==> design/flow/design.v <==
module dummydecoder(
    input [31:0] instr,       
    output reg [5:0] op,      
    output reg [4:0] rs1,     
    output reg [4:0] rs2,     
    output reg [4:0] rd,      
    input  [31:0] r_rv2,      
    output reg [31:0] rv2,    
    output reg we             
);
    always @* begin
        case({instr[14:12], instr[6:0]})
            10'b0000010011 : begin op = 0; rv2 = {{20{instr[31]}},instr[31:20]}; we = 1;end			 
            10'b0100010011 : begin op = 1; rv2 = {{20{instr[31]}},instr[31:20]}; we = 1;end			 
            10'b0110010011 : begin op = 2; rv2 = {{20{instr[31]}},instr[31:20]}; we = 1;end			 
            10'b1000010011 : begin op = 3; rv2 = {{20{instr[31]}},instr[31:20]}; we = 1;end			 
            10'b1100010011 : begin op = 4; rv2 = {{20{instr[31]}},instr[31:20]}; we = 1;end			 
            10'b1110010011 : begin op = 5; rv2 = {{20{instr[31]}},instr[31:20]}; we = 1;end			 
            10'b0010010011 : begin op = 6; rv2 = {{20{instr[31]}},instr[31:20]}; we = 1;end			 
            10'b1010010011 : begin op = instr[30] ? 8 : 7;  rv2 = instr[24:20]; we = 1;end	 
            10'b0000110011 : begin op = instr[30] ? 10 : 9; rv2 = r_rv2; we = 1;end	 
		    10'b0010110011 : begin op = 11; rv2 = r_rv2; we = 1;end			    
		    10'b0100110011 : begin op = 12; rv2 = r_rv2; we = 1;end			    
		    10'b0110110011 : begin op = 13; rv2 = r_rv2; we = 1;end			    
		    10'b1000110011 : begin op = 14; rv2 = r_rv2; we = 1;end			    
            10'b1010110011 : begin op = instr[30] ? 16 : 15; rv2 = r_rv2; we = 1;end	 
		    10'b1100110011 : begin op = 17; rv2 = r_rv2; we = 1;end			    
		    10'b1110110011 : begin op = 18; rv2 = r_rv2; we = 1;end			    
            10'b0000000011 : begin op = 19; rv2 = r_rv2; we = 1;end             
            10'b0010000011 : begin op = 20; rv2 = r_rv2; we = 1;end             
            10'b0100000011 : begin op = 21; rv2 = r_rv2; we = 1;end             
            10'b1000000011 : begin op = 22; rv2 = r_rv2; we = 1;end             
            10'b1010000011 : begin op = 23; rv2 = r_rv2; we = 1;end             
            10'b0000100011 : begin op = 24; rv2 = r_rv2; we = 0;end             
            10'b0010100011 : begin op = 25; rv2 = r_rv2; we = 0;end             
            10'b0100100011 : begin op = 26; rv2 = r_rv2; we = 0;end             
            10'b0001100011 : begin op = 31; rv2 = r_rv2; we = 0;end             
            10'b0011100011 : begin op = 32; rv2 = r_rv2; we = 0;end             
            10'b1001100011 : begin op = 33; rv2 = r_rv2; we = 0;end             
            10'b1011100011 : begin op = 34; rv2 = r_rv2; we = 0;end             
            10'b1101100011 : begin op = 35; rv2 = r_rv2; we = 0;end             
            10'b1111100011 : begin op = 36; rv2 = r_rv2; we = 0;end             
            10'b0001100111 : begin op = 30; rv2 = r_rv2; we = 1;end             
            default:begin
                 case (instr[6:0])
            7'b1101111 : begin op = 29; rv2 = r_rv2; we = 1;end             
            7'b0110111 : begin op = 27; rv2 = r_rv2; we = 1;end             
            7'b0010111 : begin op = 28; rv2 = r_rv2; we = 1;end             
                     default:begin op = 0; we = 0;rv2=r_rv2; end
        endcase
            end
	endcase
     rs1 = instr [19:15];
     rs2 = instr [24:20];
     rd  = instr [11:7];
    end
endmodule
module alu32(
    input [5:0] op,       
    input [31:0] rv1,     
    input [31:0] rv2,     
    output reg [31:0] rvout,   
    input [31:0] drdata,
    output reg [31:0] dwdata,
    output reg [3:0] dwe,
    input [31:0] daddr,
    input [31:0] iaddr,
    input [31:0] instr
);
    always @* begin
        case(op)
            0 : begin rvout = rv1 + rv2; dwe = 0; dwdata = 0; end   
            1 : begin rvout = $signed(rv1) < $signed(rv2); dwe = 0; dwdata = 0;end  
            2 : begin rvout = rv1 < rv2; dwe = 0; dwdata = 0;end  
            3 : begin rvout = rv1 ^ rv2; dwe = 0; dwdata = 0;end  
            4 : begin rvout = rv1 | rv2; dwe = 0; dwdata = 0;end  
            5 : begin rvout = rv1 & rv2; dwe = 0; dwdata = 0;end  
            6 : begin rvout = rv1 << rv2[4:0]; dwe = 0; dwdata = 0;end  
            7 : begin rvout = rv1 >> rv2[4:0]; dwe = 0; dwdata = 0;end  
            8 : begin rvout = $signed(rv1) >>> rv2[4:0]; dwe = 0; dwdata = 0;end  
            9 : begin rvout = rv1 + rv2; dwe = 0; dwdata = 0;end  
            10: begin rvout = rv1 - rv2; dwe = 0; dwdata = 0;end  
            11: begin rvout = rv1 << rv2[4:0]; dwe = 0; dwdata = 0;end  
            12: begin rvout = $signed(rv1) < $signed(rv2); dwe = 0; dwdata = 0;end  
            13: begin rvout = rv1 < rv2; dwe = 0; dwdata = 0;end  
            14: begin rvout = rv1 ^ rv2; dwe = 0; dwdata = 0;end  
            15: begin rvout = rv1 >> rv2[4:0]; dwe = 0; dwdata = 0;end  
            16: begin rvout = $signed(rv1) >>> rv2[4:0]; dwe = 0; dwdata = 0;end  
            17: begin rvout = rv1 | rv2; dwe = 0; dwdata = 0;end  
            18: begin rvout = rv1 & rv2; dwe = 0; dwdata = 0;end  
            19 : begin dwe = 0;dwdata = 0;            
            case (daddr[1:0])
                2'b00: rvout = {{24{drdata[7]}}, drdata[7:0]};    
                2'b01: rvout = {{24{drdata[15]}}, drdata[15:8]};  
                2'b10: rvout = {{24{drdata[23]}}, drdata[23:16]};
                2'b11: rvout = {{24{drdata[31]}}, drdata[31:24]};
                default : rvout = {{24{drdata[7]}}, drdata[7:0]};
            endcase
                end                                                      
            20 : begin  dwe = 0; dwdata = 0;
                case (daddr[1:0])
                    2'b00: rvout = {{16{drdata[15]}}, drdata[15:0]};
                    2'b10: rvout = {{16{drdata[31]}}, drdata[31:16]};
                    default : rvout = {{16{drdata[15]}}, drdata[15:0]};
                endcase
                end                                                      
            21 : begin rvout = drdata; dwe = 0; dwdata = 0; end                          
            22 : begin dwe = 0;dwdata = 0; 
                case (daddr[1:0])
                    2'b00: rvout = {{24{1'b0}}, drdata[7:0]};
                    2'b01: rvout = {{24{1'b0}}, drdata[15:8]};
                    2'b10: rvout = {{24{1'b0}}, drdata[23:16]};
                    2'b11: rvout = {{24{1'b0}}, drdata[31:24]};
                    default : rvout = {{24{1'b0}}, drdata[7:0]};
                endcase
                end                                                      
            23 : begin dwe = 0; dwdata = 0; 
                case (daddr[1:0])
                    2'b00: rvout = {{16{1'b0}}, drdata[15:0]};
                    2'b10: rvout = {{16{1'b0}}, drdata[31:16]};
                    default : rvout = {{16{1'b0}}, drdata[15:0]};
                endcase
                end                                                     
            24 : begin dwdata = {4{rv2[7:0]}}; rvout = 0;
                case(daddr[1:0])
                    2'b00: dwe = 4'b0001;         
                    2'b01: dwe = 4'b0010;         
                    2'b10: dwe = 4'b0100;         
                    2'b11: dwe = 4'b1000;         
                    default : dwe = 4'b0001; 
                endcase 
            end                                                             
            25 : begin dwdata = {2{rv2[15:0]}}; rvout = 0;
                case(daddr[1:0])
                    2'b00: dwe = 4'b0011;        
                    2'b10: dwe = 4'b1100;
                    default : dwe = 4'b0011;
                endcase
            end                                                              
            26 : begin dwdata = rv2; dwe = 4'b1111; rvout = 0; end                      
            27: begin rvout = {instr[31:12],{12{1'b0}}}; dwe = 0; dwdata = 0;end  
            28: begin rvout = iaddr + {instr[31:12],{12{1'b0}}}; dwe = 0; dwdata = 0;end  
            29: begin rvout = iaddr +4; dwe = 0; dwdata = 0;end  
            30: begin rvout = iaddr +4; dwe = 0; dwdata = 0;end  
            31: begin dwe = 0; dwdata = 0; rvout = 0; end       
            32: begin dwe = 0; rvout = 0; dwdata = 0; end  
            33: begin dwe = 0; rvout = 0; dwdata = 0; end  
            34: begin dwe = 0; rvout = 0; dwdata = 0; end  
            35: begin dwe = 0; rvout = 0; dwdata = 0; end  
            36: begin dwe = 0; rvout = 0; dwdata = 0; end  
            default : begin rvout =0; dwe = 0; dwdata = 0; end 
        endcase
    end
endmodule
module regfile(
    input [4:0] rs1,      
    input [4:0] rs2,      
    input [4:0] rd,       
    input we,             
    input [31:0] wdata,   
    output reg [31:0] rv1,    
    output reg [31:0] rv2,    
    input clk,             
    input [5:0] op,
    input [31:0] instr,
    output reg [31:0] daddr,
    input [31:0] iaddr
);
    reg [31:0] memory [0:31];
    always @* begin
        rv1 = (rs1 == 0) ? 32'd0 : memory[rs1];
        rv2 = (rs2 == 0) ? 32'd0 : memory[rs2];
        case(op)
            19,20,21,22,
            23: daddr = rv1 + {{20{instr[31]}},instr[31:20]};
            24,25,
            26: daddr = rv1 + {{ 20{instr[31]}},instr[31:25],instr[11:7]};
            default : daddr = 0;   
        endcase 
    end
    always @(posedge clk) begin   
        if(we == 1 & rd!= 0) begin
            memory[rd] <= wdata;
         end
    end
endmodule
module cpu (
    input clk, 
    input reset,
    output reg [31:0] iaddr,
    input [31:0] idata,
    output reg [31:0] daddr,
    input [31:0] drdata,
    output reg [31:0] dwdata,
    output reg [3:0] dwe
);
    wire [31:0] daddr1, dwdata1;  
    wire [3:0] dwe1;
    wire [5:0] op;
    wire [31:0] rv1, rv2, rvout, r_rv2, wdata;
    wire [4:0] rs1, rs2, rd;
    wire we;
    alu32 u1(
        .op(op),
        .rv1(rv1),            
        .rv2(rv2),
        .rvout(rvout),
        .drdata(drdata),      
        .dwdata(dwdata1),     
        .dwe(dwe1),
        .daddr(daddr1),
        .iaddr(iaddr),
        .instr(idata)
    );
    regfile u2(
        .rs1(rs1),
        .rs2(rs2),
        .rd(rd),
        .we(we),
        .wdata(rvout),
        .rv1(rv1),
        .rv2(r_rv2),
        .clk(clk),
        .op(op),
        .instr(idata),
        .daddr(daddr1)
    );
    dummydecoder u3(
        .instr(idata),
        .op(op),
        .rs1(rs1),
        .rs2(rs2),
        .rd(rd),
        .r_rv2(r_rv2),
        .rv2(rv2),
        .we(we)
    );
    always @* begin
        if (reset) begin
           daddr = 0;
           dwdata = 0;
           dwe = 0;
        end
        else begin
           daddr = daddr1;
           dwdata = dwdata1;
           dwe = dwe1;
        end
    end
    wire [31:0] imm_j = {{12{idata[31]}},idata[19:12],idata[20],idata[30:21],1'b0};
    wire [31:0] imm_b = {{20{idata[31]}},idata[7],idata[30:25],idata[11:8],1'b0};
    wire [31:0] jalr_t = rv1 + {{20{idata[31]}},idata[31:20]};
    reg  [31:0] pc_next;
    always @* begin  
        case(op)
            29 : pc_next = iaddr + imm_j;  
            30 : pc_next = {jalr_t[31:1], 1'b0};  
            31 : pc_next = (rv1 == rv2) ? iaddr + imm_b : iaddr + 4;  
            32 : pc_next = (rv1 != rv2) ? iaddr + imm_b : iaddr + 4;  
            33 : pc_next = ($signed(rv1) < $signed(rv2)) ? iaddr + imm_b : iaddr + 4;  
            34 : pc_next = ($signed(rv1) >= $signed(rv2)) ? iaddr + imm_b : iaddr + 4;  
            35 : pc_next = (rv1 < rv2) ? iaddr + imm_b : iaddr + 4;  
            36 : pc_next = (rv1 >= rv2) ? iaddr + imm_b : iaddr + 4;  
            default : pc_next = iaddr + 4;
        endcase
    end       
    always @(posedge clk) begin  
        if (reset) begin
            iaddr <= 0;
        end else begin
            iaddr <= pc_next;
        end
    end
endmodule
==> design/flow/run.sh <==
#!/bin/bash
# the make line also repeats each setting of config.mk as NAME=value (left out here)
make -C /OpenROAD-flow-scripts/flow DESIGN_CONFIG=/design/flow/config.mk WORK_HOME=/design/flow/orfs CLKGATE_MAP_FILE= finish
==> design/flow/config.mk <==
export PLATFORM = sky130hd
export DESIGN_NAME = cpu
export DESIGN_NICKNAME = cpu
export VERILOG_FILES = /design/flow/design.v
export SDC_FILE = /design/flow/constraint.sdc
export NUM_CORES = 4
export LEC_CHECK = 0
export CAP_MARGIN = 5
export CORE_MARGIN = 2
export CORE_UTILIZATION = 58
export CTS_CLUSTER_DIAMETER = 331
export CTS_CLUSTER_SIZE = 50
export PLACE_DENSITY = 0.6
export SETUP_SLACK_MARGIN = 1.69
export SLEW_MARGIN = 20
==> design/flow/constraint.sdc <==
create_clock -name core_clock -period 5.87 [get_ports {clk}]
set_input_delay 1.1740 -clock core_clock [delete_from_list [all_inputs] [get_ports {clk}]]
set_output_delay 1.1740 -clock core_clock [all_outputs]
set_load 0.01 [all_outputs]
==> results of run 1 <==
metal layers:
metal	GRT overflow	track usage (%)
met1	1	77.6
met2	33	90.4
met3	11	63.0
met4	36	72.0
met5	0	43.2
through the flow:
step	instances	hold WS, ps
2_1_floorplan	5361	616
3_5_place_dp	7963	746
3_3_place_gp	7963	749
4_1_cts	8121	797
repair_timing:
| item | 4_1_cts |
|---|---|
| buffers inserted | 112 |
| gates resized | 625 |
| pin swaps | 159 |
| cloned | 19 |
| setup endpoints to repair | 1701 |
==> impl_metrics.py, run 1 <==
# Generated from Yosys and OpenROAD reports
metrics = {
    "synthesis": {
        "syn-instance-count": 5329,
        "seq_area_frac_synth_pct": 46.7,
        "logic_family": "multiplexers",
        "synthTopCellsByArea": "edfxtp_1 46%, mux4_2 17%, mux2i_1 3.8%",
        "synth_async_sr_flop_share_pct": 0,
        "ff_type": "edfxtp_1",
        "yosysTopAreaCell": "edfxtp_1",
        "synthAoiAreaFrac_pct": 13.8,
        "simple_gate_share_pct": 8.45,
        "ys_cells": 5329,
        "yosys_area_um2": 67200,
        "most_common_cell": "edfxtp_1",
        "synth_area_per_cell_um2": 12.6,
        "synthXorXnorAreaFrac_pct": 1.80,
        "synth-adder-area-share_pct": 3.72,
        "synth_cell_types": 101,
        "syn_area_um2": 67200,
        "ys_sh_mux_pct": 22.0,
        "top_cell_area_share_pct": 45.8,
        "synth_warnings": 4,
        "synth_flop_count": 1055,
        "synthTopCellsByCount": "1024 x edfxtp_1, 511 x mux4_2, 386 x a21oi_1",
        "edf_count": 1024,
    },
    "clocking": {
        "cts.sinks": 1055,
        "ctsRootBufferMaster": "clkbuf_16",
        "cts_buffers": 25,
        "hold_buffers": 0,
        "cts_buffer_depth": 3,
        "h-tree-depth": 1,
    },
    "floorplan": {
        "chipArea_um2": 119000,
        "dieWidth_um": 344,
        "floorplan.core_util_pct": 58.6,
        "io_pins": 166,
        "coreArea_um2": 115000,
        "fp-row-count": 124,
        "die_y_um": 344,
    },
    "outcome": {
        "stop_stage": "global routing (5_1_grt)",
        "tool.error": "[ERROR GRT-0232] Routing congestion too high. Check the congestion heatmap in the GUI.",
        "status": "did not finish",
    },
    "placed_design": {
        "place.gp.congestion": 1.12,
        "place_ws_ps": -2220,
        "placed_area_um2": 80800,
        "dpl.hpwl_mm": 242,
        "io_buffer_count": 164,
    },
    "grt": {
        "gr-total-overflow": 81,
        "grt_usage_pct": 76.3,
    },
}
==> inputs of run 2 (changes only) <==
Settings changed: CAP_MARGIN 5 to 20, CELL_PAD_IN_SITES_GLOBAL_PLACEMENT set to 2, CORE_MARGIN 2 to 6, CORE_UTILIZATION 58 to 50, CTS_CLUSTER_DIAMETER 331 to not set, CTS_CLUSTER_SIZE 50 to not set, HOLD_SLACK_MARGIN set to 0.29, PLACE_DENSITY 0.6 to not set, SETUP_SLACK_MARGIN 1.69 to not set, SLEW_MARGIN 20 to 15, TNS_END_PERCENT set to 80.
Clock period 5.87 ns to 11.0 ns, I/O delays scaled along.
==> impl_metrics.py, run 2 <==
# Metrics from the implementation run
metrics = {
    "outcome": {
        "status": "complete, no violations",
    },
    "timing": {
        "skew_ps": 75.4,
        "min_period_over_period_pct": 97.3,
        "finalHoldWorstSlack_ps": 886,
        "max_freq_mhz": 93.5,
        "finalHoldViolations": 0,
        "finalMaxSlewViolations": 0,
        "tightest_slew_ps": 1310,
        "slew_headroom_pct": 11.7,
        "finalSetupViolations": 0,
        "finalSetupTns_ps": 0,
        "rsz0062_at_grt": "no",
        "finalCriticalPeriod_ps": 10700,
    },
    "detailed_routing": {
        "drt_iter0_drc": 7835,
        "vias": 53700,
        "wl_per_cell_um": 39.8,
        "drcViolationCount": 0,
        "viasPerCell": 7.32,
        "dr.pass1.iters": 9,
        "ant_nets": 0,
        "routed_wl_mm": 292,
    },
    "final_layout": {
        "synthToLayoutAreaGrowth_pct": 12.3,
        "nNetsFinal": 5748,
        "design_area_um2": 75400,
        "instances_no_fill": 7340,
        "nFillCells": 10800,
    },
    "power_and_ir_drop": {
        "p_leak_nw": 26.0,
        "power.group.top": "registers",
        "pwr-share-comb_pct": 28.9,
        "p_total_w": 0.0122,
        "switching_share_pct": 33.6,
        "powerDensity_nw_per_um2": 161,
        "pg_comb_w": 0.00351,
        "internal_power_w": 0.00809,
        "powerSeq_w": 0.00502,
        "p_switching_w": 0.00409,
        "p_clk_share_pct": 29.9,
        "vdd_ir_drop_max_uv": 181,
        "p_clk_w": 0.00365,
        "seq_power_share_pct": 41.2,
    },
    "worst_setup_path": {
        "critical_path.max_stage_delay_ps": 830,
        "critical_path.slowest_cell": "a221oi_1",
        "cp_max_fo": 52,
        "r2r_slack_ps": 3660,
        "r2r-start": "u2.memory[28][27]",
        "required_ps": 8800,
        "cp.arrival_ps": 8500,
        "worstSetupEndpointType": "primary output",
        "r2r_end": "iaddr[17]",
        "crit_chain": "buf_8 > buf_12 > mux4_2 > mux2_2 > a221oi_1 > a211oi_2 > buf_4 > ha_1 > a21oi_1 > o21bai_1 > a21oi_1 > o21ai_0 > inv_1 > o21ai_0 > a21oi_1 > o21ai_0 > a22oi_1 > o21ai_0 > clkdlybuf4s50_1",
        "start_kind": "primary input",
        "rr_worst_depth": 17,
        "cp-endpoint": "daddr[24]",
        "path_class": "in2out",
        "crit_buf_inv": 5,
        "crit_cells": 19,
        "critPathTopFamily": "AND-OR/OR-AND gates",
        "path_common_cell": "o21ai_0",
        "crit_start": "idata[15]",
    },
    "clocking": {
        "cts.sinks": 1055,
        "hold_buffers": 0,
        "cts_setup_buffers": 0,
        "ctsRootBufferMaster": "clkbuf_16",
        "post_cts_resized": 0,
        "cts_buffer_depth": 3,
        "h-tree-depth": 3,
        "cts_tree": "yes",
        "clk_latency_ps": 760,
        "cts_buffers": 107,
        "clk_pin_slew_ps": 70,
    },
    "hold_path": {
        "hold_depth": 2,
        "hold_end": "iaddr[1]",
        "hp-class": "reg2reg",
        "holdCritStartpoint": "iaddr[1]",
    },
    "grt": {
        "grt_pass1_wl_mm": 403,
        "grt_usage_pct": 39.6,
        "grt_pass1_vias": 51500,
        "gr-total-overflow": 0,
        "grt_max_degree": 77,
        "antenna_found_initial": 10,
    },
    "synthesis": {
        "synth_async_sr_flop_share_pct": 0,
        "most_common_cell": "edfxtp_1",
        "logic_family": "multiplexers",
        "synth_flop_count": 1055,
        "simple_gate_share_pct": 8.45,
        "seq_area_frac_synth_pct": 46.7,
        "yosysTopAreaCell": "edfxtp_1",
        "synthTopCellsByCount": "1024 x edfxtp_1, 511 x mux4_2, 386 x a21oi_1",
        "synthTopCellsByArea": "edfxtp_1 46%, mux4_2 17%, mux2i_1 3.8%",
        "synth-adder-area-share_pct": 3.72,
        "synthXorXnorAreaFrac_pct": 1.80,
        "synth_area_per_cell_um2": 12.6,
        "top_cell_area_share_pct": 45.8,
        "synth_cell_types": 101,
        "syn-instance-count": 5329,
        "ys_sh_mux_pct": 22.0,
        "ys_cells": 5329,
        "edf_count": 1024,
        "ff_type": "edfxtp_1",
        "syn_area_um2": 67200,
        "synthAoiAreaFrac_pct": 13.8,
        "synth_warnings": 4,
        "yosys_area_um2": 67200,
    },
    "floorplan": {
        "fp-row-count": 133,
        "floorplan.core_util_pct": 50.8,
        "die_y_um": 379,
        "chipArea_um2": 143000,
        "dieWidth_um": 379,
        "io_pins": 166,
        "coreArea_um2": 132000,
    },
    "flow_run": {
        "maxCapViolCount": 0,
        "tool_warnings": 94,
    },
    "placed_design": {
        "dpl.hpwl_mm": 203,
        "placed_cells": 7129,
        "place.gp.congestion": 1.05,
        "io_buffer_count": 164,
        "placed_area_um2": 71800,
    },
}
-- run 2: layer usage --
layer	track usage [%]	wire (um)	part of all wire, %	up-vias
li1	-	-	-	21800
met5	0	0	0	-
met4	23.5	22000	7.5	0
met2	62.2	133000	46	3724
met3	8.24	30800	11	794
met1	51.0	106000	36	27400
-- run 2: cell type report --
| type | instances | area [um2] | share of cell area, % |
|---|---|---|---|
| Sequential cell | 1055 | 31400 | 41.6 |
| Inverter | 138 | 526 | 0.697 |
| Clock buffer | 131 | 2810 | 3.72 |
| Timing Repair Buffer | 420 | 3800 | 5.04 |
| Clock inverter | 69 | 691 | 0.916 |
| Tap cell | 1755 | 2200 | 2.91 |
| Multi-Input combinational cell | 3765 | 34000 | 45.1 |
| Antenna cell | 7 | 17.5 | 0.0232 |
-- run 2: per-stage QoR --
step / setup slack [ps] / utilization [%]
floorplan: 1970 / -
CTS: 454 / 57.0
global placement: 379 / 54.3
detailed placement: 492 / 54.3
finish: 299 / 57.0
global route: 107 / 57.0
==> inputs of run 3 (changes only) <==
Settings changed: ABC_AREA set to 1, CAP_MARGIN 20 to 5, CELL_PAD_IN_SITES_DETAIL_PLACEMENT set to 2, CELL_PAD_IN_SITES_GLOBAL_PLACEMENT 2 to 1, CORE_MARGIN 6 to 2, CORE_UTILIZATION 50 to 57, CTS_CLUSTER_DIAMETER set to 151, CTS_CLUSTER_SIZE set to 37, HOLD_SLACK_MARGIN 0.29 to not set, MAX_ROUTING_LAYER set to met4, MIN_ROUTING_LAYER set to met2, PLACE_DENSITY_LB_ADDON set to 0.01, SETUP_SLACK_MARGIN set to 1.34, SLEW_MARGIN 15 to 10, TNS_END_PERCENT 80 to 75.
==> impl_metrics.py, run 3 <==
# Generated from Yosys and OpenROAD reports
metrics = {
    "synthesis": {
        "synthAoiAreaFrac_pct": 18.5,
        "top_cell_area_share_pct": 41.6,
        "seq_area_frac_synth_pct": 42.4,
        "synthTopCellsByArea": "edfxtp_1 42%, nand2_1 12%, nand3_1 7.7%",
        "ff_type": "edfxtp_1",
        "synth_area_per_cell_um2": 7.53,
        "most_common_cell": "nand2_1",
        "synthXorXnorAreaFrac_pct": 1.49,
        "synth_async_sr_flop_share_pct": 0,
        "synth-adder-area-share_pct": 3.37,
        "synth_cell_types": 69,
        "synthTopCellsByCount": "2313 x nand2_1, 1140 x nand3_1, 1024 x edfxtp_1",
        "yosys_area_um2": 73900,
        "edf_count": 1024,
        "syn-instance-count": 9819,
        "ys_sh_mux_pct": 0.0135,
        "ys_cells": 9819,
        "synth_flop_count": 1055,
        "synth_warnings": 4,
        "simple_gate_share_pct": 25.7,
        "syn_area_um2": 73900,
        "yosysTopAreaCell": "edfxtp_1",
        "logic_family": "simple AND/OR/NAND/NOR gates",
    },
    "outcome": {
        "tool.error": "[ERROR DPL-0033] detailed placement checks failed during check placement.",
        "status": "did not finish",
        "stop_stage": "detailed placement (3_5_place_dp)",
    },
    "floorplan": {
        "floorplan.core_util_pct": 57.2,
        "chipArea_um2": 133000,
        "io_pins": 166,
        "fp-row-count": 132,
        "dieWidth_um": 364,
        "die_y_um": 364,
        "coreArea_um2": 129000,
    },
    "placed_design": {
        "io_buffer_count": 164,
        "place.gp.congestion": 1.57,
    },
}
run 3: through the flow:
stage,worst slack [ps],power [W]
after floorplan,3010,0.00728
after global placement,1020,0.00860
==> inputs of run 4 (changes only) <==
Settings changed: ABC_AREA 1 to not set, CAP_MARGIN 5 to 0, CELL_PAD_IN_SITES_DETAIL_PLACEMENT 2 to not set, CELL_PAD_IN_SITES_GLOBAL_PLACEMENT 1 to 2, CORE_MARGIN 2 to 6, CORE_UTILIZATION 57 to 50, CTS_CLUSTER_DIAMETER 151 to 336, CTS_CLUSTER_SIZE 37 to not set, HOLD_SLACK_MARGIN set to 0.3, MAX_ROUTING_LAYER met4 to not set, MIN_ROUTING_LAYER met2 to not set, PLACE_DENSITY set to 0.9, PLACE_DENSITY_LB_ADDON 0.01 to not set, SETUP_SLACK_MARGIN 1.34 to not set, SLEW_MARGIN 10 to 35, TNS_END_PERCENT 75 to 80.
==> impl_metrics.py, run 4 <==
# Metrics from the implementation run
metrics = {
    "flow_run": {
        "maxCapViolCount": 0,
        "tool_warnings": 92,
    },
    "clocking": {
        "cts_buffers": 106,
        "ctsRootBufferMaster": "clkbuf_16",
        "cts_buffer_depth": 3,
        "cts.sinks": 1055,
        "post_cts_resized": 0,
        "clk_pin_slew_ps": 60,
        "cts_setup_buffers": 0,
        "clk_latency_ps": 780,
        "cts_tree": "yes",
        "hold_buffers": 0,
        "h-tree-depth": 3,
    },
    "synthesis": {
        "yosys_area_um2": 67200,
        "synthTopCellsByCount": "1024 x edfxtp_1, 511 x mux4_2, 386 x a21oi_1",
        "top_cell_area_share_pct": 45.8,
        "synthXorXnorAreaFrac_pct": 1.80,
        "ys_cells": 5329,
        "synth_flop_count": 1055,
        "synth_warnings": 4,
        "synth-adder-area-share_pct": 3.72,
        "most_common_cell": "edfxtp_1",
        "yosysTopAreaCell": "edfxtp_1",
        "syn-instance-count": 5329,
        "synthTopCellsByArea": "edfxtp_1 46%, mux4_2 17%, mux2i_1 3.8%",
        "edf_count": 1024,
        "synth_area_per_cell_um2": 12.6,
        "synth_async_sr_flop_share_pct": 0,
        "logic_family": "multiplexers",
        "ff_type": "edfxtp_1",
        "synth_cell_types": 101,
        "simple_gate_share_pct": 8.45,
        "seq_area_frac_synth_pct": 46.7,
        "synthAoiAreaFrac_pct": 13.8,
        "syn_area_um2": 67200,
        "ys_sh_mux_pct": 22.0,
    },
    "hold_path": {
        "hold_end": "iaddr[2]",
        "holdCritStartpoint": "iaddr[2]",
        "hold_depth": 3,
        "hp-class": "reg2reg",
    },
    "worst_setup_path": {
        "cp-endpoint": "daddr[21]",
        "critPathTopFamily": "buffers and inverters",
        "r2r_slack_ps": 3590,
        "critical_path.slowest_cell": "a2111oi_0",
        "crit_chain": "buf_8 > buf_4 > mux4_2 > mux2_2 > a2111oi_0 > nor3_2 > ha_1 > nand4_1 > nor3_1 > a21o_1 > a31oi_1 > xnor2_1 > nand2_1 > o21ai_0 > clkdlybuf4s50_1",
        "crit_cells": 15,
        "r2r-start": "u2.memory[18][1]",
        "cp_max_fo": 52,
        "crit_start": "idata[15]",
        "start_kind": "primary input",
        "required_ps": 8800,
        "critical_path.max_stage_delay_ps": 850,
        "cp.arrival_ps": 8280,
        "crit_buf_inv": 3,
        "path_class": "in2out",
        "rr_worst_depth": 21,
        "worstSetupEndpointType": "primary output",
        "r2r_end": "u2.memory[11][31]",
    },
    "placed_design": {
        "dpl.hpwl_mm": 198,
        "placed_area_um2": 72000,
        "place_ws_ps": 815,
        "io_buffer_count": 164,
        "place.gp.congestion": 1.10,
    },
    "grt": {
        "grt_pass1_wl_mm": 399,
        "gr-total-overflow": 0,
        "grt_usage_pct": 39.1,
        "grt_max_degree": 70,
        "antenna_found_initial": 15,
        "grt_pass1_vias": 52500,
    },
    "power_and_ir_drop": {
        "switching_share_pct": 33.8,
        "seq_power_share_pct": 41.2,
        "pg_comb_w": 0.00349,
        "power.group.top": "registers",
        "powerDensity_nw_per_um2": 162,
        "internal_power_w": 0.00808,
        "p_switching_w": 0.00412,
        "powerSeq_w": 0.00502,
        "p_clk_w": 0.00369,
        "vdd_ir_drop_max_uv": 225,
        "p_leak_nw": 26.0,
        "p_clk_share_pct": 30.2,
        "pwr-share-comb_pct": 28.6,
    },
    "detailed_routing": {
        "drt_iter0_drc": 9089,
        "vias": 54800,
        "wl_per_cell_um": 39.4,
        "drcViolationCount": 0,
        "ant_nets": 0,
        "routed_wl_mm": 289,
        "viasPerCell": 7.46,
        "dr.pass1.iters": 9,
    },
    "floorplan": {
        "io_pins": 166,
        "dieWidth_um": 379,
        "floorplan.core_util_pct": 50.8,
        "fp-row-count": 133,
        "die_y_um": 379,
        "coreArea_um2": 132000,
        "chipArea_um2": 143000,
    },
    "outcome": {
        "status": "complete, no violations",
    },
    "timing": {
        "max_freq_mhz": 95.5,
        "slew_headroom_pct": 30.0,
        "finalSetupViolations": 0,
        "finalCriticalPeriod_ps": 10480,
        "tightest_slew_ps": 1040,
        "skew_ps": 79.3,
        "finalMaxSlewViolations": 0,
        "finalWorstSetupSlack_ps": 525,
        "finalSetupTns_ps": 0,
        "rsz0062_at_grt": "no",
        "min_period_over_period_pct": 95.2,
        "finalHoldViolations": 0,
    },
    "final_layout": {
        "final_util_pct": 57.1,
        "synthToLayoutAreaGrowth_pct": 12.4,
        "design_area_um2": 75500,
        "nNetsFinal": 5752,
    },
}
[run 4: area by class of cell]
cell class / count / area [um2]
Fill cell: 10600 / 56800
Clock inverter: 75 / 803
Multi-Input combinational cell: 3765 / 34100
Sequential cell: 1055 / 31400
Antenna cell: 8 / 20.0
Inverter: 138 / 523
Timing Repair Buffer: 425 / 3800
Tap cell: 1755 / 2200
Clock buffer: 122 / 2710
[run 4: metal layers]
layer / GRT usage [%] / vias to the layer above / share of wire, %
met5: 0 / - / 0.010
met4: 27.7 / 4 / 9.3
met3: 9.61 / 1082 / 12
met2: 59.1 / 4681 / 44
met1: 49.5 / 27200 / 35
li1: - / 21800 / -
[run 4: metrics by stage]
stage | hold WS (ps) | std cells | total power [W]
after CTS | 757 | 7335 | 0.0121
final | 757 | 7343 | 0.0122
after global placement | 739 | 7134 | 0.00839
after floorplan | 616 | 5361 | 0.00702
after global routing | 809 | 7335 | 0.0125
after detailed placement | 743 | 7138 | 0.00842
==> inputs of run 5 (changes only) <==
Settings changed: CAP_MARGIN 0 to 20, CELL_PAD_IN_SITES_GLOBAL_PLACEMENT 2 to not set, CORE_MARGIN 6 to 2, CORE_UTILIZATION 50 to 51, CTS_CLUSTER_DIAMETER 336 to not set, CTS_CLUSTER_SIZE set to 43, HOLD_SLACK_MARGIN 0.3 to not set, PLACE_DENSITY 0.9 to not set, SETUP_SLACK_MARGIN set to 0.02, SLEW_MARGIN 35 to 20, TNS_END_PERCENT 80 to not set.
Clock period 11.0 ns to 5.87 ns, I/O delays scaled along.
==> impl_metrics.py, run 5 <==
# Metrics from the implementation run
metrics = {
    "timing": {
        "slew_headroom_pct": 30.4,
        "skew_ps": 91.6,
        "finalCriticalPeriod_ps": 6610,
        "tightest_slew_ps": 1040,
        "max_freq_mhz": 151,
        "finalHoldViolations": 0,
        "finalWorstSetupSlack_ps": -742,
        "finalMaxSlewViolations": 0,
        "finalSetupTns_ps": -157640,
        "finalSetupViolations": 557,
        "rsz0062_at_grt": "yes",
        "min_period_over_period_pct": 113,
    },
    "hold_path": {
        "hp-class": "in2reg",
        "holdCritStartpoint": "reset",
        "hold_end": "iaddr[31]",
        "hold_depth": 2,
    },
    "synthesis": {
        "ys_sh_mux_pct": 22.0,
        "synth_area_per_cell_um2": 12.6,
        "synthXorXnorAreaFrac_pct": 1.80,
        "top_cell_area_share_pct": 45.8,
        "synth_warnings": 4,
        "ff_type": "edfxtp_1",
        "syn_area_um2": 67200,
        "syn-instance-count": 5329,
        "synth-adder-area-share_pct": 3.72,
        "synth_cell_types": 101,
        "most_common_cell": "edfxtp_1",
        "synth_async_sr_flop_share_pct": 0,
        "synthTopCellsByCount": "1024 x edfxtp_1, 511 x mux4_2, 386 x a21oi_1",
        "synthTopCellsByArea": "edfxtp_1 46%, mux4_2 17%, mux2i_1 3.8%",
        "yosys_area_um2": 67200,
        "logic_family": "multiplexers",
        "simple_gate_share_pct": 8.45,
        "synth_flop_count": 1055,
        "synthAoiAreaFrac_pct": 13.8,
        "ys_cells": 5329,
        "yosysTopAreaCell": "edfxtp_1",
        "edf_count": 1024,
        "seq_area_frac_synth_pct": 46.7,
    },
    "worst_setup_path": {
        "path_common_cell": "buf_6",
        "critical_path.slowest_cell": "nor4_4",
        "r2r_end": "u2.memory[28][26]",
        "critical_path.max_stage_delay_ps": 440,
        "cp_max_fo": 5,
        "cp.arrival_ps": 5440,
        "required_ps": 4700,
        "r2r_slack_ps": -90,
        "worstSetupEndpointType": "primary output",
        "crit_buf_inv": 5,
        "crit_cells": 23,
        "r2r-start": "u2.memory[23][3]",
        "rr_worst_depth": 25,
        "crit_chain": "buf_6 > or3b_4 > buf_6 > o22ai_1 > a211o_4 > a21oi_2 > nor4_4 > ha_2 > inv_2 > fa_2 > nor2b_4 > o21ai_4 > a21boi_2 > o21ai_1 > nand2b_1 > a21o_1 > a21oi_2 > buf_4 > o21a_1 > o21ai_2 > a21oi_1 > mux2_4 > buf_6",
        "path_class": "in2out",
        "start_kind": "primary input",
        "critPathTopFamily": "AND-OR/OR-AND gates",
        "cp-endpoint": "daddr[28]",
        "crit_start": "idata[17]",
    },
    "clocking": {
        "h-tree-depth": 3,
        "clk_pin_slew_ps": 60,
        "clk_latency_ps": 780,
        "cts_buffer_depth": 3,
        "hold_buffers": 0,
        "cts_tree": "yes",
        "ctsRootBufferMaster": "clkbuf_16",
        "cts.sinks": 1055,
        "cts_buffers": 105,
    },
    "flow_run": {
        "maxCapViolCount": 0,
        "tool_warnings": 97,
    },
    "final_layout": {
        "nFillCells": 9069,
        "nNetsFinal": 7153,
        "design_area_um2": 92800,
        "synthToLayoutAreaGrowth_pct": 38.1,
        "final_util_pct": 70.8,
    },
    "power_and_ir_drop": {
        "p_clk_w": 0.00668,
        "p_total_w": 0.0261,
        "internal_power_w": 0.0173,
        "p_clk_share_pct": 25.6,
        "powerDensity_nw_per_um2": 282,
        "switching_share_pct": 33.7,
        "powerSeq_w": 0.00939,
        "p_leak_nw": 34.8,
        "pg_comb_w": 0.0101,
        "seq_power_share_pct": 36.0,
        "power.group.top": "combinational cells",
        "p_switching_w": 0.00881,
        "pwr-share-comb_pct": 38.5,
        "vdd_ir_drop_max_uv": 317,
    },
    "outcome": {
        "status": "finished with violations",
        "failed_checks": "setup timing",
    },
    "detailed_routing": {
        "drcViolationCount": 0,
        "routed_wl_mm": 325,
        "dr.pass1.iters": 8,
        "wl_per_cell_um": 37.3,
        "ant_nets": 0,
        "vias": 62000,
        "viasPerCell": 7.10,
        "drt_iter0_drc": 9509,
    },
    "floorplan": {
        "die_y_um": 367,
        "coreArea_um2": 131000,
        "fp-row-count": 133,
        "chipArea_um2": 135000,
        "io_pins": 166,
        "dieWidth_um": 367,
        "floorplan.core_util_pct": 51.2,
    },
    "grt": {
        "gr-total-overflow": 0,
        "grt_pass1_wl_mm": 439,
        "grt_max_degree": 61,
        "grt_pass1_vias": 58800,
        "grt_usage_pct": 46.2,
        "antenna_found_initial": 13,
    },
    "placed_design": {
        "dpl.hpwl_mm": 218,
        "place.gp.congestion": 1.14,
        "io_buffer_count": 164,
        "placed_area_um2": 81500,
    },
}
## run 5: what timing repair did
item	4_1_cts	5_1_grt
pin swaps	207	266
cloned	24	17
setup buffers	192	137
endpoints found under the setup margin	762	841
resized	728	435
## run 5: layer usage
metal  vias to the layer above  GRT usage, %  wire length, um
li1                      24600             -                -
met1                     30500          58.6           109000
met2                      5383          68.5           139000
met3                      1514          12.0            44200
met4                        14          34.2            33200
met5                         -             0              155
## run 5: final cells by class
| type | count | area (um2) | share of cell area, % |
|---|---|---|---|
| Clock inverter | 57 | 614 | 0.662 |
| Timing Repair Buffer | 1827 | 17900 | 19.3 |
| Antenna cell | 4 | 10.0 | 0.0108 |
| Inverter | 138 | 573 | 0.618 |
| Tap cell | 1755 | 2200 | 2.37 |
| Clock buffer | 127 | 2710 | 2.92 |
| Sequential cell | 1055 | 31400 | 33.8 |
| Multi-Input combinational cell | 3765 | 37400 | 40.3 |
## run 5: per-stage QoR
step / hold WS [ps] / setup WS [ps] / std cells
2_1_floorplan: 616 / -1210 / 5361
3_3_place_gp: 766 / -1920 / 8209
3_5_place_dp: 764 / -1870 / 8209
4_1_cts: 696 / -622 / 8592
5_1_grt: 747 / -795 / 8724
6_report: 741 / -742 / 8728
==> inputs of run 6 (changes only) <==
Settings changed: CELL_PAD_IN_SITES_GLOBAL_PLACEMENT set to 2, CORE_MARGIN 2 to 6, CORE_UTILIZATION 51 to 40, CTS_CLUSTER_SIZE 43 to not set, SETUP_SLACK_MARGIN 0.02 to not set, TNS_END_PERCENT set to 5.
Clock period 5.87 ns to 11.0 ns, I/O delays scaled along.
==> impl_metrics.py, run 6 <==
# Metrics from the implementation run
metrics = {
    "worst_setup_path": {
        "rr_worst_depth": 20,
        "critical_path.max_stage_delay_ps": 610,
        "cp-endpoint": "daddr[28]",
        "worstSetupEndpointType": "primary output",
        "crit_start": "idata[18]",
        "critPathTopFamily": "AND-OR/OR-AND gates",
        "path_common_cell": "a21o_1",
        "critical_path.slowest_cell": "buf_4",
        "r2r-start": "u2.memory[29][31]",
        "crit_chain": "buf_4 > or3_2 > buf_4 > o22ai_1 > a211o_1 > a211o_1 > and4_1 > ha_1 > nor2b_1 > o21ai_0 > nand2_1 > a21o_1 > a21o_1 > a21o_1 > a21oi_1 > o21ai_0 > nand3_1 > nand2_1 > a21oi_1 > mux2_2 > clkdlybuf4s50_1",
        "cp_max_fo": 30,
        "start_kind": "primary input",
        "r2r_slack_ps": 3580,
        "required_ps": 8800,
        "r2r_end": "iaddr[3]",
        "cp.arrival_ps": 8120,
        "crit_buf_inv": 3,
        "crit_cells": 21,
        "path_class": "in2out",
    },
    "synthesis": {
        "synth_area_per_cell_um2": 12.6,
        "seq_area_frac_synth_pct": 46.7,
        "logic_family": "multiplexers",
        "synthTopCellsByCount": "1024 x edfxtp_1, 511 x mux4_2, 386 x a21oi_1",
        "synth_warnings": 4,
        "synth-adder-area-share_pct": 3.72,
        "ys_sh_mux_pct": 22.0,
        "synthAoiAreaFrac_pct": 13.8,
        "ys_cells": 5329,
        "syn_area_um2": 67200,
        "yosysTopAreaCell": "edfxtp_1",
        "yosys_area_um2": 67200,
        "top_cell_area_share_pct": 45.8,
        "synth_cell_types": 101,
        "edf_count": 1024,
        "simple_gate_share_pct": 8.45,
        "syn-instance-count": 5329,
        "synthTopCellsByArea": "edfxtp_1 46%, mux4_2 17%, mux2i_1 3.8%",
        "ff_type": "edfxtp_1",
        "synth_flop_count": 1055,
        "most_common_cell": "edfxtp_1",
        "synth_async_sr_flop_share_pct": 0,
        "synthXorXnorAreaFrac_pct": 1.80,
    },
    "final_layout": {
        "final_util_pct": 46.2,
        "instances_no_fill": 7818,
        "nNetsFinal": 5784,
        "synthToLayoutAreaGrowth_pct": 13.9,
    },
    "clocking": {
        "h-tree-depth": 3,
        "hold_buffers": 0,
        "cts_setup_buffers": 0,
        "post_cts_resized": 0,
        "cts_buffers": 112,
        "cts.sinks": 1055,
        "clk_pin_slew_ps": 60,
        "cts_tree": "yes",
        "cts_buffer_depth": 3,
        "ctsRootBufferMaster": "clkbuf_16",
        "clk_latency_ps": 770,
    },
    "detailed_routing": {
        "dr.pass1.iters": 8,
        "met2WireLength_mm": 142,
        "met1_length_mm": 127,
        "wl_met3_mm": 23.0,
        "viasPerCell": 6.78,
        "drcViolationCount": 0,
        "dr.max_layer_used": "met4",
        "routed_wl_mm": 312,
        "vias": 53000,
        "wl_per_cell_um": 39.9,
        "ant_nets": 0,
        "drt_iter0_drc": 6228,
    },
    "floorplan": {
        "chipArea_um2": 178000,
        "fp-row-count": 149,
        "io_pins": 166,
        "die_y_um": 422,
        "dieWidth_um": 422,
        "floorplan.core_util_pct": 40.5,
        "coreArea_um2": 166000,
    },
    "outcome": {
        "status": "complete, no violations",
    },
    "power_and_ir_drop": {
        "p_switching_w": 0.00419,
        "pg_comb_w": 0.00355,
        "internal_power_w": 0.00830,
        "powerDensity_nw_per_um2": 163,
        "p_clk_share_pct": 31.4,
        "power.group.top": "registers",
        "switching_share_pct": 33.6,
        "p_leak_nw": 26.3,
        "seq_power_share_pct": 40.2,
        "pwr-share-comb_pct": 28.4,
        "powerSeq_w": 0.00502,
        "p_total_w": 0.0125,
        "p_clk_w": 0.00392,
        "vdd_ir_drop_max_uv": 145,
    },
    "hold_path": {
        "holdCritStartpoint": "iaddr[1]",
        "hp-class": "reg2reg",
        "hold_depth": 2,
        "hold_end": "iaddr[1]",
    },
    "grt": {
        "grt_max_degree": 94,
        "antenna_found_initial": 13,
        "grt_pass1_vias": 51600,
        "gr-total-overflow": 0,
        "grt_pass1_wl_mm": 427,
        "grt_usage_pct": 34.0,
    },
    "flow_run": {
        "tool_warnings": 94,
        "maxCapViolCount": 0,
    },
    "timing": {
        "min_period_over_period_pct": 93.8,
        "finalCriticalPeriod_ps": 10320,
        "rsz0062_at_grt": "no",
        "finalMaxSlewViolations": 0,
        "finalHoldViolations": 0,
        "max_freq_mhz": 96.9,
        "finalSetupTns_ps": 0,
        "finalSetupViolations": 0,
        "tightest_slew_ps": 1280,
        "skew_ps": 79.8,
        "slew_headroom_pct": 13.4,
    },
    "placed_design": {
        "dpl.hpwl_mm": 218,
        "io_buffer_count": 164,
        "placed_cells": 7598,
        "place.gp.congestion": 0.981,
    },
}
-- run 6: final cells by class --
type / count / area, um2
diodes: 9 / 22.5
clock buffers: 134 / 2910
clock inverters: 77 / 901
fillers: 15000 / 89200
inverters: 138 / 526
multi-input cells: 3765 / 34000
flip-flops and latches: 1055 / 31400
well taps: 2189 / 2740
repair buffers: 451 / 4040
-- run 6: metal layers --
layer | GRT usage (%) | up-vias
met2 | 53.5 | 2782
met3 | 5.35 | 619
li1 | - | 21900
met4 | 18.2 | 0
met5 | 0 | -
met1 | 45.4 | 27800
-- run 6: through the flow --
stage	area (um2)	worst slack, ps	hold WS, ps
floorplan	67300	1970	616
global placement	72700	739	666
detailed placement	72700	780	696
CTS	76500	765	710
global route	76500	543	747
finish	76500	680	689
==> inputs of run 7 (changes only) <==
Settings changed: ABC_AREA set to 1, CELL_PAD_IN_SITES_GLOBAL_PLACEMENT 2 to not set, CORE_MARGIN 6 to 2, CORE_UTILIZATION 40 to 72, CTS_CLUSTER_DIAMETER set to 188, CTS_CLUSTER_SIZE set to 99, PLACE_DENSITY set to 0.6.
Clock period 11.0 ns to 4.21 ns, I/O delays scaled along.
==> impl_metrics.py, run 7 <==
# Generated from Yosys and OpenROAD reports
metrics = {
    "placed_design": {
        "dpl.hpwl_mm": 258,
        "io_buffer_count": 164,
        "place.gp.congestion": 1.35,
    },
    "floorplan": {
        "dieWidth_um": 324,
        "io_pins": 166,
        "coreArea_um2": 102000,
        "die_y_um": 324,
        "floorplan.core_util_pct": 72.6,
        "fp-row-count": 117,
        "chipArea_um2": 105000,
    },
    "synthesis": {
        "logic_family": "simple AND/OR/NAND/NOR gates",
        "synth_warnings": 4,
        "edf_count": 1024,
        "top_cell_area_share_pct": 41.6,
        "seq_area_frac_synth_pct": 42.4,
        "simple_gate_share_pct": 25.7,
        "syn-instance-count": 9819,
        "synth_area_per_cell_um2": 7.53,
        "ff_type": "edfxtp_1",
        "synth_cell_types": 69,
        "yosysTopAreaCell": "edfxtp_1",
        "yosys_area_um2": 73900,
        "synth_async_sr_flop_share_pct": 0,
        "synthAoiAreaFrac_pct": 18.5,
        "ys_cells": 9819,
        "synthTopCellsByArea": "edfxtp_1 42%, nand2_1 12%, nand3_1 7.7%",
        "synth_flop_count": 1055,
        "synth-adder-area-share_pct": 3.37,
        "ys_sh_mux_pct": 0.0135,
        "synthXorXnorAreaFrac_pct": 1.49,
        "synthTopCellsByCount": "2313 x nand2_1, 1140 x nand3_1, 1024 x edfxtp_1",
        "syn_area_um2": 73900,
        "most_common_cell": "nand2_1",
    },
    "clocking": {
        "cts_buffer_depth": 3,
        "ctsRootBufferMaster": "clkbuf_16",
        "cts_buffers": 16,
        "cts.sinks": 1055,
        "hold_buffers": 0,
        "h-tree-depth": 1,
    },
    "outcome": {
        "stop_stage": "global routing (5_1_grt)",
        "tool.error": "[ERROR GRT-0116] Global routing finished with congestion. Check the congestion regions in the DRC Viewer.",
        "status": "did not finish",
    },
    "grt": {
        "grt_usage_pct": 89.8,
        "gr-total-overflow": 2003,
    },
}
[run 7: per-layer routing]
metal	GRT overflow	global-route usage [%]
met4	615	89.2
met3	177	78.8
met1	121	89.9
met2	1074	101
met5	16	58.7
[run 7: timing repair]
item | CTS
setup endpoints to repair | 1123
setup buffers | 115
cloned | 37
endpoints found under the hold margin | 0
gates resized | 815
pin swaps | 194
[run 7: through the flow]
step | power, W | hold WS (ps) | setup slack (ps) | cells | instance area (um2)
after floorplan | 0.0191 | 585 | -800 | 9851 | 74600
after global placement | 0.0250 | 709 | -1840 | 12500 | 90200
after detailed placement | 0.0254 | 726 | -2060 | 12500 | 90200
after CTS | 0.0303 | 743 | -851 | 12600 | 95300
==> inputs of run 8 (changes only) <==
Settings changed: ABC_AREA 1 to not set, CORE_UTILIZATION 72 to 58, CTS_CLUSTER_DIAMETER 188 to not set, CTS_CLUSTER_SIZE 99 to not set, MAX_ROUTING_LAYER set to met4, PLACE_DENSITY 0.6 to not set, SETUP_SLACK_MARGIN set to 1.03.
Clock period 4.21 ns to 5.87 ns, I/O delays scaled along.
==> impl_metrics.py, run 8 <==
# Generated from Yosys and OpenROAD reports
metrics = {
    "synthesis": {
        "synth-adder-area-share_pct": 3.72,
        "synthTopCellsByCount": "1024 x edfxtp_1, 511 x mux4_2, 386 x a21oi_1",
        "yosysTopAreaCell": "edfxtp_1",
        "ff_type": "edfxtp_1",
        "synth_async_sr_flop_share_pct": 0,
        "syn_area_um2": 67200,
        "ys_cells": 5329,
        "synthAoiAreaFrac_pct": 13.8,
        "edf_count": 1024,
        "logic_family": "multiplexers",
        "top_cell_area_share_pct": 45.8,
        "synthTopCellsByArea": "edfxtp_1 46%, mux4_2 17%, mux2i_1 3.8%",
        "syn-instance-count": 5329,
        "synth_cell_types": 101,
        "ys_sh_mux_pct": 22.0,
        "yosys_area_um2": 67200,
        "synth_warnings": 4,
        "most_common_cell": "edfxtp_1",
        "simple_gate_share_pct": 8.45,
        "synthXorXnorAreaFrac_pct": 1.80,
        "seq_area_frac_synth_pct": 46.7,
        "synth_flop_count": 1055,
        "synth_area_per_cell_um2": 12.6,
    },
    "floorplan": {
        "die_y_um": 344,
        "dieWidth_um": 344,
        "fp-row-count": 124,
        "coreArea_um2": 115000,
        "io_pins": 166,
        "chipArea_um2": 119000,
        "floorplan.core_util_pct": 58.6,
    },
    "clocking": {
        "h-tree-depth": 3,
        "cts.sinks": 1055,
        "hold_buffers": 0,
        "cts_buffers": 104,
        "ctsRootBufferMaster": "clkbuf_16",
        "cts_buffer_depth": 3,
    },
    "grt": {
        "gr-total-overflow": 116,
        "grt_usage_pct": 81.3,
    },
    "placed_design": {
        "io_buffer_count": 164,
        "placed_cells": 8017,
        "placed_area_um2": 81400,
        "dpl.hpwl_mm": 248,
        "place.gp.congestion": 1.13,
    },
    "outcome": {
        "stop_stage": "global routing (5_1_grt)",
        "tool.error": "[ERROR GRT-0116] Global routing finished with congestion. Check the congestion regions in the DRC Viewer.",
        "status": "did not finish",
    },
}
[run 8: timing repair]
item                        CTS
resized                     788
setup buffers               165
pin swaps                   208
setup endpoints to repair  1123
gates cloned                 16
[run 8: metal layers]
| metal | track usage, % | overflow |
|---|---|---|
| met5 | - | - |
| met4 | 75.9 | 44 |
| met3 | 67.9 | 18 |
| met2 | 93.0 | 37 |
| met1 | 82.1 | 17 |
[run 8: per-stage QoR]
step	total power [W]	hold WS, ps	TNS [ps]	setup WS [ps]
3_5_place_dp	0.0177	753	-1487970	-2200
2_1_floorplan	0.0132	616	-753900	-1210
3_3_place_gp	0.0174	749	-1372500	-2030
4_1_cts	0.0258	773	-208110	-618
==> inputs of run 9 (changes only) <==
Settings changed: ABC_AREA set to 0, CAP_MARGIN 20 to 15, CELL_PAD_IN_SITES_GLOBAL_PLACEMENT set to 0, CORE_UTILIZATION 58 to 65, CTS_CLUSTER_DIAMETER set to 339, CTS_CLUSTER_SIZE set to 37, HOLD_SLACK_MARGIN set to -0.1, MAX_ROUTING_LAYER met4 to met5, MIN_ROUTING_LAYER set to met1, SETUP_SLACK_MARGIN 1.03 to 1.34, SLEW_MARGIN 20 to 35, TNS_END_PERCENT 5 to 35.
Clock period 5.87 ns to 7.64 ns, I/O delays scaled along.
==> impl_metrics.py, run 9 <==
# Generated from Yosys and OpenROAD reports
metrics = {
    "synthesis": {
        "yosys_area_um2": 67200,
        "ys_sh_mux_pct": 22.0,
        "top_cell_area_share_pct": 45.8,
        "syn-instance-count": 5329,
        "most_common_cell": "edfxtp_1",
        "synth_area_per_cell_um2": 12.6,
        "synth_flop_count": 1055,
        "synth_async_sr_flop_share_pct": 0,
        "logic_family": "multiplexers",
        "syn_area_um2": 67200,
        "synthTopCellsByArea": "edfxtp_1 46%, mux4_2 17%, mux2i_1 3.8%",
        "seq_area_frac_synth_pct": 46.7,
        "synthTopCellsByCount": "1024 x edfxtp_1, 511 x mux4_2, 386 x a21oi_1",
        "ff_type": "edfxtp_1",
        "synthAoiAreaFrac_pct": 13.8,
        "ys_cells": 5329,
        "simple_gate_share_pct": 8.45,
        "synth_cell_types": 101,
        "synth-adder-area-share_pct": 3.72,
        "synthXorXnorAreaFrac_pct": 1.80,
        "synth_warnings": 4,
        "edf_count": 1024,
        "yosysTopAreaCell": "edfxtp_1",
    },
    "placed_design": {
        "io_buffer_count": 164,
        "dpl.hpwl_mm": 226,
        "place_ws_ps": -527,
        "place.gp.congestion": 1.17,
    },
    "outcome": {
        "status": "did not finish",
        "tool.error": "[ERROR GRT-0116] Global routing finished with congestion. Check the congestion regions in the DRC Viewer.",
        "stop_stage": "global routing (5_1_grt)",
    },
    "grt": {
        "gr-total-overflow": 7,
        "grt_usage_pct": 80.5,
    },
    "clocking": {
        "cts_buffer_depth": 3,
        "cts_buffers": 34,
        "cts.sinks": 1055,
        "ctsRootBufferMaster": "clkbuf_16",
        "h-tree-depth": 2,
    },
    "floorplan": {
        "dieWidth_um": 325,
        "fp-row-count": 117,
        "die_y_um": 325,
        "chipArea_um2": 106000,
        "coreArea_um2": 102000,
        "io_pins": 166,
        "floorplan.core_util_pct": 65.7,
    },
}
## run 9: per-layer routing
layer  overflow  track usage (%)
met1          0             81.4
met2          2             92.3
met3          2             70.0
met4          3             76.4
met5          0             53.7
## run 9: what timing repair did
action	4_1_cts
buffers inserted	156
hold buffers	0
gates cloned	25
setup endpoints to repair	817
gates resized	561
pin swaps	144
## run 9: metrics by stage
| stage | instance area, um2 | instances |
|---|---|---|
| floorplan | 67600 | 5361 |
| global placement | 76700 | 7342 |
| detailed placement | 76700 | 7344 |
| CTS | 81800 | 7568 |
==> inputs of run 10 (changes only) <==
Settings changed: ABC_AREA 0 to not set, CAP_MARGIN 15 to 20, CELL_PAD_IN_SITES_GLOBAL_PLACEMENT 0 to not set, CORE_UTILIZATION 65 to 40, CTS_CLUSTER_DIAMETER 339 to not set, CTS_CLUSTER_SIZE 37 to not set, HOLD_SLACK_MARGIN -0.1 to not set, MAX_ROUTING_LAYER met5 to not set, MIN_ROUTING_LAYER met1 to not set, PLACE_DENSITY set to 0.6, SETUP_SLACK_MARGIN 1.34 to -0.61, SLEW_MARGIN 35 to 20, TNS_END_PERCENT 35 to not set.
Clock period 7.64 ns to 10.6 ns, I/O delays scaled along.
==> impl_metrics.py, run 10 <==
# Metrics from the implementation run
metrics = {
    "timing": {
        "rsz0062_at_grt": "no",
        "finalMaxSlewViolations": 0,
        "max_freq_mhz": 97.6,
        "skew_ps": 44.0,
        "min_period_over_period_pct": 96.6,
        "finalSetupTns_ps": 0,
        "finalHoldViolations": 0,
        "finalCriticalPeriod_ps": 10240,
        "tightest_slew_ps": 1150,
        "slew_headroom_pct": 22.3,
        "finalSetupViolations": 0,
    },
    "hold_path": {
        "hold_depth": 2,
        "hold_end": "iaddr[1]",
        "hp-class": "reg2reg",
        "holdCritStartpoint": "iaddr[1]",
    },
    "synthesis": {
        "yosys_area_um2": 67200,
        "top_cell_area_share_pct": 45.8,
        "seq_area_frac_synth_pct": 46.7,
        "syn_area_um2": 67200,
        "synth-adder-area-share_pct": 3.72,
        "synth_area_per_cell_um2": 12.6,
        "ys_cells": 5329,
        "synthTopCellsByCount": "1024 x edfxtp_1, 511 x mux4_2, 386 x a21oi_1",
        "ys_sh_mux_pct": 22.0,
        "synthTopCellsByArea": "edfxtp_1 46%, mux4_2 17%, mux2i_1 3.8%",
        "ff_type": "edfxtp_1",
        "most_common_cell": "edfxtp_1",
        "synthAoiAreaFrac_pct": 13.8,
        "edf_count": 1024,
        "yosysTopAreaCell": "edfxtp_1",
        "synth_cell_types": 101,
        "synth_flop_count": 1055,
        "syn-instance-count": 5329,
        "logic_family": "multiplexers",
        "synthXorXnorAreaFrac_pct": 1.80,
        "synth_warnings": 4,
        "synth_async_sr_flop_share_pct": 0,
        "simple_gate_share_pct": 8.45,
    },
    "flow_run": {
        "maxCapViolCount": 0,
        "tool_warnings": 92,
    },
    "final_layout": {
        "synthToLayoutAreaGrowth_pct": 14.2,
        "design_area_um2": 76700,
        "nFillCells": 14900,
        "instances_no_fill": 7842,
        "nNetsFinal": 5797,
    },
    "grt": {
        "gr-total-overflow": 0,
        "grt_pass1_vias": 51200,
        "grt_max_degree": 77,
        "antenna_found_initial": 14,
        "grt_pass1_wl_mm": 403,
        "grt_usage_pct": 33.5,
    },
    "worst_setup_path": {
        "cp-endpoint": "daddr[31]",
        "r2r-start": "u2.memory[1][8]",
        "path_class": "in2out",
        "crit_buf_inv": 4,
        "crit_chain": "buf_8 > buf_12 > mux4_2 > a221oi_1 > a21oi_1 > o2111ai_1 > inv_1 > ha_1 > nand2_1 > o21bai_1 > nor2b_1 > or2_2 > a211oi_1 > o21ai_0 > xor2_1 > o22ai_1 > clkdlybuf4s50_1",
        "rr_worst_depth": 22,
        "cp_max_fo": 55,
        "critical_path.slowest_cell": "o2111ai_1",
        "critical_path.max_stage_delay_ps": 750,
        "crit_start": "idata[15]",
        "start_kind": "primary input",
        "worstSetupEndpointType": "primary output",
        "required_ps": 8480,
        "r2r_slack_ps": 3520,
        "crit_cells": 17,
        "critPathTopFamily": "AND-OR/OR-AND gates",
        "r2r_end": "u2.memory[12][26]",
        "cp.arrival_ps": 8120,
    },
    "detailed_routing": {
        "dr.pass1.iters": 7,
        "viasPerCell": 6.91,
        "routed_wl_mm": 293,
        "vias": 54200,
        "wl_per_cell_um": 37.3,
        "drcViolationCount": 0,
        "drt_iter0_drc": 8077,
        "ant_nets": 0,
    },
    "power_and_ir_drop": {
        "seq_power_share_pct": 40.3,
        "internal_power_w": 0.00866,
        "p_clk_w": 0.00410,
        "vdd_ir_drop_max_uv": 156,
        "powerSeq_w": 0.00520,
        "power.group.top": "registers",
        "p_switching_w": 0.00424,
        "p_clk_share_pct": 31.8,
        "pg_comb_w": 0.00360,
        "switching_share_pct": 32.9,
        "powerDensity_nw_per_um2": 168,
        "p_total_w": 0.0129,
        "pwr-share-comb_pct": 27.9,
        "p_leak_nw": 26.4,
    },
    "clocking": {
        "clk_pin_slew_ps": 50,
        "cts_setup_buffers": 0,
        "cts_buffer_depth": 3,
        "cts_buffers": 109,
        "cts.sinks": 1055,
        "clk_latency_ps": 760,
        "h-tree-depth": 3,
        "hold_buffers": 0,
        "cts_tree": "yes",
        "post_cts_resized": 0,
        "ctsRootBufferMaster": "clkbuf_16",
    },
    "placed_design": {
        "place.gp.congestion": 1.09,
        "io_buffer_count": 164,
        "dpl.hpwl_mm": 201,
        "placed_cells": 7627,
        "placed_area_um2": 72900,
    },
    "floorplan": {
        "chipArea_um2": 171000,
        "fp-row-count": 150,
        "dieWidth_um": 414,
        "die_y_um": 414,
        "io_pins": 166,
        "floorplan.core_util_pct": 40.2,
        "coreArea_um2": 167000,
    },
    "outcome": {
        "status": "complete, no violations",
    },
}
==> run 10: metal layers <==
| layer | share of wire, % | vias to the layer above | track usage (%) |
|---|---|---|---|
| met5 | 0.019 | - | 0 |
| met4 | 6.7 | 10 | 18.4 |
| met3 | 11 | 740 | 7.15 |
| met2 | 44 | 3700 | 50.6 |
| met1 | 39 | 27800 | 45.1 |
| li1 | - | 21900 | - |
==> run 10: per-stage QoR <==
stage	hold slack, ps	utilization, %	setup slack, ps
2_1_floorplan	616	-	1660
3_3_place_gp	744	43.6	531
3_5_place_dp	735	43.6	530
4_1_cts	753	45.9	508
5_1_grt	796	45.9	208
6_report	773	45.9	358
==> run 10: final cells by class <==
type	count	area [um2]	area share (%)
inverters	138	523	0.682
repair buffers	467	4250	5.54
clock buffers	121	2790	3.64
flip-flops and latches	1055	31400	40.9
well taps	2204	2760	3.59
clock inverters	83	1000	1.31
multi-input cells	3765	34000	44.3
diodes	9	22.5	0.0294
==> inputs of run 11 (changes only) <==
Settings changed: CAP_MARGIN 20 to 0, CELL_PAD_IN_SITES_DETAIL_PLACEMENT set to 2, CELL_PAD_IN_SITES_GLOBAL_PLACEMENT set to 1, CORE_MARGIN 2 to 8, CTS_CLUSTER_SIZE set to 34, GPL_ROUTABILITY_DRIVEN set to 0, HOLD_SLACK_MARGIN set to 0.12, MAX_ROUTING_LAYER set to met4, MIN_ROUTING_LAYER set to met2, SETUP_SLACK_MARGIN -0.61 to 2.77, SLEW_MARGIN 20 to 15, TNS_END_PERCENT set to 70.
Clock period 10.6 ns to 11.0 ns, I/O delays scaled along.
==> impl_metrics.py, run 11 <==
# Generated from Yosys and OpenROAD reports
metrics = {
    "synthesis": {
        "synthTopCellsByArea": "edfxtp_1 46%, mux4_2 17%, mux2i_1 3.8%",
        "synth-adder-area-share_pct": 3.72,
        "synth_async_sr_flop_share_pct": 0,
        "synthAoiAreaFrac_pct": 13.8,
        "syn_area_um2": 67200,
        "most_common_cell": "edfxtp_1",
        "yosys_area_um2": 67200,
        "synthXorXnorAreaFrac_pct": 1.80,
        "synth_warnings": 4,
        "ys_sh_mux_pct": 22.0,
        "synth_cell_types": 101,
        "ff_type": "edfxtp_1",
        "syn-instance-count": 5329,
        "seq_area_frac_synth_pct": 46.7,
        "ys_cells": 5329,
        "edf_count": 1024,
        "simple_gate_share_pct": 8.45,
        "logic_family": "multiplexers",
        "top_cell_area_share_pct": 45.8,
        "synthTopCellsByCount": "1024 x edfxtp_1, 511 x mux4_2, 386 x a21oi_1",
        "synth_flop_count": 1055,
        "yosysTopAreaCell": "edfxtp_1",
        "synth_area_per_cell_um2": 12.6,
    },
    "placed_design": {
        "placed_area_um2": 72600,
        "placed_cells": 7576,
        "dpl.hpwl_mm": 226,
        "io_buffer_count": 164,
    },
    "floorplan": {
        "floorplan.core_util_pct": 40.2,
        "fp-row-count": 150,
        "chipArea_um2": 181000,
        "die_y_um": 426,
        "io_pins": 166,
        "dieWidth_um": 426,
        "coreArea_um2": 167000,
    },
    "clocking": {
        "cts_buffers": 116,
        "cts.sinks": 1055,
        "hold_buffers": 0,
        "h-tree-depth": 3,
        "cts_buffer_depth": 3,
        "ctsRootBufferMaster": "clkbuf_16",
    },
    "outcome": {
        "stop_stage": "global routing (5_1_grt)",
        "status": "did not finish",
        "tool.error": "[ERROR GRT-0116] Global routing finished with congestion. Check the congestion regions in the DRC Viewer.",
    },
    "grt": {
        "grt_usage_pct": 69.0,
        "gr-total-overflow": 408,
    },
}
==> run 11: stage by stage <==
stage | hold WS [ps] | worst slack, ps
CTS | 670 | 2490
floorplan | 616 | 2760
detailed placement | 660 | 635
global placement | 627 | 209
==> run 11: metal layers <==
layer  GRT overflow  GRT usage, %
met5              -             -
met4             33          49.5
met3            342          76.8
met2             33          72.5
met1              -             -
==> run 11: what timing repair did <==
item,4_1_cts
endpoints found under the hold margin,0
buffers inserted,169
resized,606
endpoints found under the setup margin,736
pin swaps,141
gates cloned,31
Power is estimated from default activity; no workload was simulated.
